## run A
## BallCompetition
module BallCompetition(
    input	wire clk,					 
    input   wire rstn,					 
    input	wire	[3:0]  sw_in,  	 
    input   wire  [2:0]  key_in,		 
    output	wire	[1:0]  reg_ab,  	 
    output  wire  [7:0]  led_time,	 
    output  [8:0]  seg_led_1,			 
	 output  [8:0]  seg_led_2			 
);
Size in the first run: roughly 1500 cells after synthesis, about 160 flip-flops, ~37 I/O pins, ~0.011 sq mm of cells after synthesis.
Settings: LEC_CHECK=0, ABC_AREA=1, CAP_MARGIN=20, CORE_MARGIN=2, CORE_UTILIZATION=65, PLACE_DENSITY_LB_ADDON=0.04, SLEW_MARGIN=20; clock period 4.38 ns.
run.sh (not shown) runs the stock make flow with config.mk's settings and CLKGATE_MAP_FILE=.
Status run A: flow complete, layout not clean - setup timing
> inputs changed (run A -> run B)
# run A
export LEC_CHECK = 0
export ABC_AREA = 1
export CAP_MARGIN = 20
export CORE_MARGIN = 2
export CORE_UTILIZATION = 65
export PLACE_DENSITY_LB_ADDON = 0.04
export SLEW_MARGIN = 20
create_clock -name core_clock -period 4.38 [get_ports {clk}]
# run B
export LEC_CHECK = 0
export CAP_MARGIN = 20
export CORE_MARGIN = 2
export CORE_UTILIZATION = 40
export SLEW_MARGIN = 20
create_clock -name core_clock -period 10.0 [get_ports {clk}]
Notes after the runs:
Looking across run B and run A, the single run that reached the end with no open violations was run B. Compared with run A, run B shows a higher number of distinct library cells after synthesis. In run B the netlist area before placement turned out 190 sq um lower than in run A. clkdlybuf4s50_1 as the worst-path cell with the longest stage delay was reported by run B, and nand3b_1 by run A. Cmp run B and run A / synthesis-to-finish area growth / lower: run B. Looking at total power across both flows, run B is the stronger of the two, with run A trailing. Number of global-route vias before repair came out lower on run B than on run A. Run A -> run B: met1 wire length increased by a few percent. The transition time of the tightest slew-check pin in run B sits 0.015 ns below the value recorded for run A.
What run C does differently from run B at the input level:
# run B
export LEC_CHECK = 0
export CAP_MARGIN = 20
export CORE_MARGIN = 2
export CORE_UTILIZATION = 40
export SLEW_MARGIN = 20
create_clock -name core_clock -period 10.0 [get_ports {clk}]
# run C
export LEC_CHECK = 0
export CAP_MARGIN = 20
export CORE_MARGIN = 2
export CORE_UTILIZATION = 62
export SLEW_MARGIN = 20
create_clock -name core_clock -period 6.62 [get_ports {clk}]
Findings:
Taking run B as the reference, in run C I/O pin count held; non-clock buffer count went up 52.
Worst setup slack was higher in run B than in run C.
Run C has ratio of routed vias to standard cells above what run B had.
The higher global routing usage on met1 came out of run C.
The run showing the smaller relative area of clock buffers and inverters in the final design is run B.
Between run B and run C, the total routed wirelength does not differ in any meaningful way.
Going from run B to run C, total power increased by 1.0 mW relative to the old numbers; fraction of the core area covered by cells at the end of the flow increased by 27 points relative to the old numbers; total met3 wirelength after detailed routing increased by 330 um relative to the old numbers.
Here is what was changed in the inputs of run D compared with run C.
# run C
export LEC_CHECK = 0
export CAP_MARGIN = 20
export CORE_MARGIN = 2
export CORE_UTILIZATION = 62
export SLEW_MARGIN = 20
create_clock -name core_clock -period 6.62 [get_ports {clk}]
# run D
export LEC_CHECK = 0
export ABC_AREA = 1
export CAP_MARGIN = 40
export CORE_MARGIN = 2
export CORE_UTILIZATION = 72
export SLEW_MARGIN = 20
create_clock -name core_clock -period 4.42 [get_ports {clk}]
### Flow results
| run D | all stages done | FAIL | setup timing |
Worst min-delay path class: reg -> reg -> run C, in -> async -> run D
Changes observed in run D relative to run C: final clock period utilization by the worst path went up 12 points; transition time at the pin with the least slew margin went down 0.29 ns; global router's overall resource usage went up 8.3 points; standby leakage power went up 34%; final worst setup slack went down 0.70 ns.
[compare] base=run C new=run D: chip height fell about 6%; final cell count rose 370; area after synthesis rose 1.7%; clock transition at the registers of the reported paths about even; met2 usage rose 19 points.
Summary — cell count of the worst reg-to-reg path, run D relative to run C: higher, by 18.
Modified inputs, run E compared to run D
# run D
export LEC_CHECK = 0
export ABC_AREA = 1
export CAP_MARGIN = 40
export CORE_MARGIN = 2
export CORE_UTILIZATION = 72
export SLEW_MARGIN = 20
create_clock -name core_clock -period 4.42 [get_ports {clk}]
# run E
export LEC_CHECK = 0
export CAP_MARGIN = 20
export CORE_MARGIN = 2
export CORE_UTILIZATION = 66
export SLEW_MARGIN = 20
create_clock -name core_clock -period 6.7 [get_ports {clk}]
[summary]
Detailed route wirelength on metal3, run E vs run D: down by more than a quarter. Run E against run D: final non-filler cell area saw a decrease; overall via count from detail_route saw a decrease. Looking at end of the critical path, the u_Display.seg_data_1_reg[0]$_DFFE_PN0P_ result is from run E; the u_Display.seg_data_2_reg[2]$_DFFE_PN0P_ one comes from run D. Going from run D to run E, delay of the slowest critical-path stage grows by 0.44 ns. Looking at slew at the pin closest to its max-slew limit, run E sits 0.31 ns higher than run D does. Run E finished every step from synthesis to the final layout, and the layout passed the timing, design-rule and antenna checks. Worst-path cell with the longest stage delay: nor2_4 -> run D, clkdlybuf4s50_1 -> run E.
### run E -> run F
# run E
export LEC_CHECK = 0
export CAP_MARGIN = 20
export CORE_MARGIN = 2
export CORE_UTILIZATION = 66
export SLEW_MARGIN = 20
create_clock -name core_clock -period 6.7 [get_ports {clk}]
# run F
export LEC_CHECK = 0
export CAP_MARGIN = 20
export CORE_ASPECT_RATIO = 1.37
export CORE_MARGIN = 2
export CORE_UTILIZATION = 40
export GPL_ROUTABILITY_DRIVEN = 0
export HOLD_SLACK_MARGIN = 0.11
export SLEW_MARGIN = 20
create_clock -name core_clock -period 10.0 [get_ports {clk}]
## What came out
Run F vs run E: number of cell rows up by more than half
On slack of the critical path, the higher figure sits with run F, not run E.
Going from run E to run F, the power in sequential cells was found to have gone down by 34%.
Worst ir drop on vdd, run E and run F: smaller value in run F


Starting RTL as in the previous note.
==> flow/config.mk <==
export PLATFORM = sky130hd
export DESIGN_NAME = BallCompetition
export DESIGN_NICKNAME = BallCompetition
export VERILOG_FILES = /design/flow/design.v
export SDC_FILE = /design/flow/constraint.sdc
export NUM_CORES = 4
export LEC_CHECK = 0
export CAP_MARGIN = 20
export CORE_ASPECT_RATIO = 0.5
export CORE_MARGIN = 2
export CORE_UTILIZATION = 72
export CTS_CLUSTER_DIAMETER = 338
export CTS_CLUSTER_SIZE = 99
export SETUP_SLACK_MARGIN = 0.76
export SLEW_MARGIN = 20
==> flow/constraint.sdc <==
create_clock -name core_clock -period 3.49 [get_ports {clk}]
set_input_delay 0.6980 -clock core_clock [delete_from_list [all_inputs] [get_ports {clk}]]
set_output_delay 0.6980 -clock core_clock [all_outputs]
set_load 0.01 [all_outputs]
The baseline stopped in clock tree synthesis (4_1_cts) with DPL-0038.
Rerun with:
--- a/flow/config.mk
+++ b/flow/config.mk
@@ -9 +8,0 @@
-export CORE_ASPECT_RATIO = 0.5
@@ -11,4 +10 @@
-export CORE_UTILIZATION = 72
-export CTS_CLUSTER_DIAMETER = 338
-export CTS_CLUSTER_SIZE = 99
-export SETUP_SLACK_MARGIN = 0.76
+export CORE_UTILIZATION = 40
==> flow/constraint.sdc (replaced) <==
create_clock -name core_clock -period 7.86 [get_ports {clk}]
set_input_delay 1.5720 -clock core_clock [delete_from_list [all_inputs] [get_ports {clk}]]
set_output_delay 1.5720 -clock core_clock [all_outputs]
set_load 0.01 [all_outputs]
What happened:
- The new run completed without violations
- area after synthesis does not change
- die area rose by 76%
- synthesized cell count does not change
Rerun with:
--- a/flow/config.mk
+++ b/flow/config.mk
@@ -7,0 +8 @@
+export ABC_AREA = 1
@@ -10,2 +11,2 @@
-export CORE_UTILIZATION = 40
-export SLEW_MARGIN = 20
+export CORE_UTILIZATION = 66
+export SLEW_MARGIN = 5
==> flow/constraint.sdc (replaced) <==
create_clock -name core_clock -period 5.51 [get_ports {clk}]
set_input_delay 1.1020 -clock core_clock [delete_from_list [all_inputs] [get_ports {clk}]]
set_output_delay 1.1020 -clock core_clock [all_outputs]
set_load 0.01 [all_outputs]
- die size goes down by 38%
- wire length drops by 12%
- area after synthesis rose by 1.7%
Rerun with:
--- a/flow/config.mk
+++ b/flow/config.mk
@@ -8 +7,0 @@
-export ABC_AREA = 1
@@ -11,2 +10,4 @@
-export CORE_UTILIZATION = 66
-export SLEW_MARGIN = 5
+export CORE_UTILIZATION = 72
+export CTS_CLUSTER_DIAMETER = 103
+export CTS_CLUSTER_SIZE = 36
+export SLEW_MARGIN = 20
==> flow/constraint.sdc (replaced) <==
create_clock -name core_clock -period 6.7 [get_ports {clk}]
set_input_delay 1.3400 -clock core_clock [delete_from_list [all_inputs] [get_ports {clk}]]
set_output_delay 1.3400 -clock core_clock [all_outputs]
set_load 0.01 [all_outputs]
=> Synthesized area decreases by about 1.7%; via count increases by about 3%; total power decreases by about 24%; sequential cell count is unchanged; design area decreases by 3.5%; routed wire length increases by about 18%; combinational power decreases by 43%.
Rerun with:
--- a/flow/config.mk
+++ b/flow/config.mk
@@ -10,3 +10 @@
-export CORE_UTILIZATION = 72
-export CTS_CLUSTER_DIAMETER = 103
-export CTS_CLUSTER_SIZE = 36
+export CORE_UTILIZATION = 52
==> flow/constraint.sdc (replaced) <==
create_clock -name core_clock -period 6.3 [get_ports {clk}]
set_input_delay 1.2600 -clock core_clock [delete_from_list [all_inputs] [get_ports {clk}]]
set_output_delay 1.2600 -clock core_clock [all_outputs]
set_load 0.01 [all_outputs]
Outcome: The new run ran to the end with no violations; clock power stays flat; synthesized area does not change; clock skew stays flat; hold slack gets worse by 0.022 ns; register-to-register slack improves by 0.06 ns; routed wire length shrinks by a few percent; final area goes up by a few percent; sequential share of layout area drops by 0.92 points.


BallCompetition again, from the RTL that the note above started with.
Settings: LEC_CHECK=0, ABC_AREA=1, CAP_MARGIN=25, CELL_PAD_IN_SITES_DETAIL_PLACEMENT=1, CELL_PAD_IN_SITES_GLOBAL_PLACEMENT=3, CORE_MARGIN=6, CORE_UTILIZATION=24, GPL_TIMING_DRIVEN=0, MAX_ROUTING_LAYER=met4, MIN_ROUTING_LAYER=met2, SLEW_MARGIN=20; clock period 7.16 ns.
==> next run, changes <==
==> flow/config.mk (replaced) <==
export PLATFORM = sky130hd
export DESIGN_NAME = BallCompetition
export DESIGN_NICKNAME = BallCompetition
export VERILOG_FILES = /design/flow/design.v
export SDC_FILE = /design/flow/constraint.sdc
export NUM_CORES = 4
export LEC_CHECK = 0
export CAP_MARGIN = 20
export CORE_MARGIN = 2
export CORE_UTILIZATION = 9
export SLEW_MARGIN = 20
==> flow/constraint.sdc (replaced) <==
create_clock -name core_clock -period 11.3 [get_ports {clk}]
set_input_delay 2.2600 -clock core_clock [delete_from_list [all_inputs] [get_ports {clk}]]
set_output_delay 2.2600 -clock core_clock [all_outputs]
set_load 0.01 [all_outputs]
After rerunning: Total power went down by well over a third. Worst setup slack improves by 2600 ps. Register-to-register slack improves by 3400 ps. Cell area increases by a little under a tenth. Critical path depth came out lower by 21. Global-route usage drops by 17 points. Sequential share of layout area decreases by 2.1 points.
==> next run, changes <==
--- a/flow/config.mk
+++ b/flow/config.mk
@@ -8,4 +8,4 @@
 export CAP_MARGIN = 20
 export CORE_MARGIN = 2
-export CORE_UTILIZATION = 9
+export CORE_UTILIZATION = 40
 export SLEW_MARGIN = 20
==> flow/constraint.sdc (replaced) <==
create_clock -name core_clock -period 10.5 [get_ports {clk}]
set_input_delay 2.1000 -clock core_clock [delete_from_list [all_inputs] [get_ports {clk}]]
set_output_delay 2.1000 -clock core_clock [all_outputs]
set_load 0.01 [all_outputs]
Critical path depth climbs by 3.
Combinational power climbs by about 6%.
Count of clock-buffer cells in the layout is unchanged.
Final area drops by 12%.
Setup slack is worse by 400 ps.
==> next run, changes <==
--- a/flow/config.mk
+++ b/flow/config.mk
@@ -8,4 +8,5 @@
 export CAP_MARGIN = 20
 export CORE_MARGIN = 2
-export CORE_UTILIZATION = 40
+export CORE_UTILIZATION = 64
+export CTS_CLUSTER_SIZE = 99
 export SLEW_MARGIN = 20
==> flow/constraint.sdc (replaced) <==
create_clock -name core_clock -period 5.49 [get_ports {clk}]
set_input_delay 1.0980 -clock core_clock [delete_from_list [all_inputs] [get_ports {clk}]]
set_output_delay 1.0980 -clock core_clock [all_outputs]
set_load 0.01 [all_outputs]
Result: Hold slack improved by 8.3 ps; total power climbs by well over a third; clock-buffer cell count is unchanged; routed wire length came out higher by about a fifth; via count went up by roughly a tenth; non-clock buffer count grows by 173; synthesized cell count is unchanged; first-iteration DRC count goes up by a quarter to a third; worst setup slack gets worse by 2500 ps; flip-flop count does not change; die size decreases by well over a third.
No activity file was given, so power comes from the tool's default toggle rates.
